JK:
Design bfp_comp, start of the top module:
module bfp_comp (
    input logic clk,
    input logic rst,
    input logic  [63:0] s_axis_tdata,
    input logic  [ 7:0] s_axis_tkeep,
    input logic s_axis_tvalid,
    input logic s_axis_tlast,
    input logic  [31:0] s_axis_tuser,
    output logic [63:0] m_axis_tdata,
    output logic [ 7:0] m_axis_tkeep,
    output logic m_axis_tvalid,
    output logic m_axis_tlast,
    output logic [31:0] m_axis_tuser,
    input logic  [ 3:0] ctrl_ud_comp_meth,
    input logic  [ 3:0] ctrl_ud_iq_width
);
  logic [63:0] s_axis_tdata_reversed;
  logic [63:0] data0;
  logic        valid0;
  logic        last0;
  logic [31:0] user0;
  logic        sync0;
  logic [ 3:0] ud_iq_width;
  logic [63:0] d0_data;
  logic [ 2:0] d0_state;
  logic        d0_valid;
  logic        d0_sync;
  logic        d0_last;
  logic [31:0] fifo_din;
  logic        fifo_wr;
  logic [31:0] fifo_dout;
  logic        fifo_rd;
  assign s_axis_tdata_reversed = bfp_pkg::byte_reverse(s_axis_tdata);
  always_ff @(posedge clk) begin
    data0  <= s_axis_tdata_reversed;
    valid0 <= s_axis_tvalid;
    last0  <= s_axis_tlast;
    user0  <= s_axis_tuser;
  end
  always_ff @(posedge clk) begin
    if (rst || (valid0 && last0)) begin
      sync0 <= 1'b0;
    end else if (valid0) begin
      sync0 <= 1'b1;
    end
  end
  assign fifo_din = user0;
  assign fifo_wr  = valid0 && ~sync0;
  assign fifo_rd  = d0_valid & ~d0_sync;
  always_ff @(posedge clk) begin
    if (fifo_rd) begin
      m_axis_tuser <= fifo_dout;
    end
  end
  always_ff @(posedge clk) begin
    if (ctrl_ud_comp_meth == 1) begin
      ud_iq_width <= ctrl_ud_iq_width;
    end else begin
      ud_iq_width <= '0;
    end
  end
  bfp_comp_exp i_exp (
      .clk        (clk),
      .rst        (rst),
      .din_data   (data0),
      .din_valid  (valid0),
      .din_sync   (sync0),
      .din_last   (last0),
      .dout_data  (d0_data),
      .dout_state (d0_state),
      .dout_valid (d0_valid),
  ...
clock: 3.64 ns
lec_check: 0
cap_margin: 20
cell_pad_in_sites_global_placement: 1
core_aspect_ratio: 1.19
core_margin: 4
core_utilization: 40
cts_cluster_diameter: 303
gpl_timing_driven: 0
min_routing_layer: met2
setup_slack_margin: 1.0
slew_margin: 10
run.sh (not shown) runs the stock make flow with config.mk's settings and CLKGATE_MAP_FILE=.
JK ran in full, but the layout does not pass; the checks complain about setup timing.
For MS, these inputs were changed with respect to JK:
- setting CTS_CLUSTER_SIZE to 99 for the first time
- removing MIN_ROUTING_LAYER (formerly met2)
- changing CORE_UTILIZATION from 40 to 72
- changing CORE_MARGIN from 4 to 2
- removing GPL_TIMING_DRIVEN (formerly 0)
- removing CORE_ASPECT_RATIO (formerly 1.19)
- removing SETUP_SLACK_MARGIN (formerly 1.0)
- changing SLEW_MARGIN from 10 to 20
- changing CTS_CLUSTER_DIAMETER from 303 to 117
- removing CELL_PAD_IN_SITES_GLOBAL_PLACEMENT (formerly 1)
- changing the clock period (ns, I/O delays scaled along) from 3.64 to 1.94
- Seen in the log of MS: GRT-0116 during 5_1_grt, after which the run never completed.
- Relative to JK, horizontal die dimension has decreased by 19% in MS.
- The post-synth area from yosys stat was comparable across JK and MS.
- The run showing the smaller cell count after placement is MS.
- Die area (lower): MS
- For number of post-CTS setup repair buffers, dividing the value from MS by the value from JK gives 1.09.
- Against JK, MS reports a cell area after placement that is higher.
- Compare JK and MS | number of standard-cell rows in the floorplan lower: MS
- MS against JK: placeable core region down 44%; die extent in y down 170 um.
diff inputs: MS => AL
- CTS_CLUSTER_DIAMETER removed (was 117)
- CTS_CLUSTER_SIZE removed (was 99)
- CORE_UTILIZATION changed from 72 to 40
- the clock period (ns, I/O delays scaled along) changed from 1.94 to 5.07
Notes after the runs:
AL did not stop at any stage, and its layout met the timing, design-rule and antenna checks. Diff MS -> AL: count of cells resized by post-cts repair decreased 653; die area increased about 80%; die boundary height increased 120 um; area fraction in full adders, half adders and majority gates essentially unchanged; area of the placeable core increased 100000 sq um.

========
Setup of run A:
Starting RTL as in the previous note.
export LEC_CHECK = 0
export ABC_AREA = 0
export CAP_MARGIN = 15
export CORE_MARGIN = 2
export CORE_UTILIZATION = 70
export CTS_CLUSTER_SIZE = 35
export HOLD_SLACK_MARGIN = 0.29
export MAX_ROUTING_LAYER = met5
export PLACE_DENSITY = 0.6
export SETUP_SLACK_MARGIN = 0.84
export SLEW_MARGIN = 20
create_clock -name core_clock -period 3.47 [get_ports {clk}]
The final report for run A shows a completed flow and a layout that fails verification, specifically setup timing.
Here is what was changed in the inputs of run B compared with run A.
- ABC_AREA no longer set, was 0
- CTS_CLUSTER_SIZE no longer set, was 35
- CAP_MARGIN now 20, was 15
- SETUP_SLACK_MARGIN no longer set, was 0.84
- HOLD_SLACK_MARGIN no longer set, was 0.29
- MAX_ROUTING_LAYER no longer set, was met5
- PLACE_DENSITY no longer set, was 0.6
- the clock period (ns, I/O delays scaled along) now 4.13, was 3.47
Findings:
- Power went down by more than 10% going from run A to run B.
- Relative to run A, shortest clock period the worst path allows after layout has gone up in run B.
- [flow] run B | stages: complete | final checks: fail | reason: setup timing
- Run B against run A: routed via count shows a reduction of 6786, global routing usage on met2 now sits lower, worst hold slack picked up an extra 0.031 ns, post-route cell area -8000 um^2.
- Compared to run A, run B has maximum number of pins on one net before global-route repair about 8% lower.
What run C does differently from run B at the input level:
- CORE_UTILIZATION changed from 70 to 23
- the clock period (ns, I/O delays scaled along) changed from 4.13 to 9.59
Notes after the runs:
- Run C went all the way through the flow, and no timing, DRC or antenna check failed.
- The source of the critical timing path comes out data0[15] in one run and data0[63] in the other, namely in run B and run C respectively.
- The core of run C is less densely filled than that of run B.
- [compare] base=run B new=run C: switching power summed over all nets lost about 60%; number of global-route vias before repair lost about 7%; power lost 58%; placeable core region picked up an extra 200%.
- Per the comparison of run C with run B, smallest setup slack after layout grew by 4.61 ns, combinational share of power lost 1.7 points, share of the cycle needed by the critical path after routing lower, number of instances resized during post-cts repair went down.
- The end point of the critical path comes out i_exp.max1[10] in one run and i_exp.max1[1] in the other, namely in run C and run B respectively.
- Final area: run C and run B compared, higher one is run C
Input changes introduced in run D (baseline for comparison: run C):
- TNS_END_PERCENT: unset -> 5
- CTS_CLUSTER_DIAMETER: unset -> 397
- CTS_CLUSTER_SIZE: unset -> 10
- CORE_UTILIZATION: 23 -> 72
- the clock period (ns, I/O delays scaled along): 9.59 -> 1.94
Notes after the runs:
Of run C and run D, only run D never reached the final stage.
Run D vs run C on buffer count from post-CTS setup fixing: run D is the higher one.
Die: run D smaller than run C
Diff run C -> run D | standard-cell row count | down by more than a quarter
Taking run C over run D, the number of cells after detailed placement ratio works out to 1.2.
Of run C and run D, run D shows the higher number of CTS-inserted buffers, with run C below it.
Synthesized area: run C vs run D, no meaningful difference
Run D vs run C: worst-case setup slack after placement down in run D
### run D -> run E
- ABC_AREA: unset -> 1
- SETUP_SLACK_MARGIN: unset -> -0.32
- CTS_CLUSTER_SIZE: 10 -> unset
- CAP_MARGIN: 20 -> 15
- CTS_CLUSTER_DIAMETER: 397 -> 215
- TNS_END_PERCENT: 5 -> unset
- the clock period (ns, I/O delays scaled along): 1.94 -> 3.36
==> results <==
Run E -> stages 100% | layout checks FAIL | setup timing. | parity-gate share of the synthesized area counting xor and xnor cells | higher: run D |. In run E relative to run D, detailed-placement wirelength estimate had gone down by more than 10%. Run D -> run E: chip width flat. Run D ended up with AND-OR/OR-AND gates as its biggest combinational cell group after synthesis; run E ended up with simple AND/OR/NAND/NOR gates. Sort run D and run E by yosys stat cell total desc -> top: run E. Between run D and run E, the flow reports yosys stat chip area decreasing slightly. Looking only at final estimated routing congestion in global placement, and setting everything else aside, the lower value of run D and run E goes to run E. As of run E, synthesized area had fallen slightly compared to run D. Against run D, run E comes in 0.51% lower on chip footprint. Height of the chip: run D vs run E — no meaningful difference. Maximum level of the CTS H-tree (higher): run D.
Modified inputs, run F compared to run E
- a deleted CTS_CLUSTER_DIAMETER that had been 215
- a change of CORE_UTILIZATION from 72 to 66
- a deleted SETUP_SLACK_MARGIN that had been -0.32
- a deleted ABC_AREA that had been 1
- a change of CAP_MARGIN from 15 to 20
- a change of the clock period (ns, I/O delays scaled along) from 3.36 to 4.05
--- outcome ---
The flow completed for run F, but it is not clean: the layout still shows setup timing. Total via count after detailed routing: run F and run E compared, lower one is run F. Run F against run E: XOR/XNOR share of the synthesized area went up 0.28 points; total number of placement rows went up 6; multi-input combinational cell count dropped 28%; wire length of the first global-routing pass has decreased. In the flow results for run F and run E, the critical path depth is larger on run E. [run F] minimum setup slack among reg-to-reg paths rose 0.40 ns relative to run E.
No activity file was given, so power comes from the tool's default toggle rates.
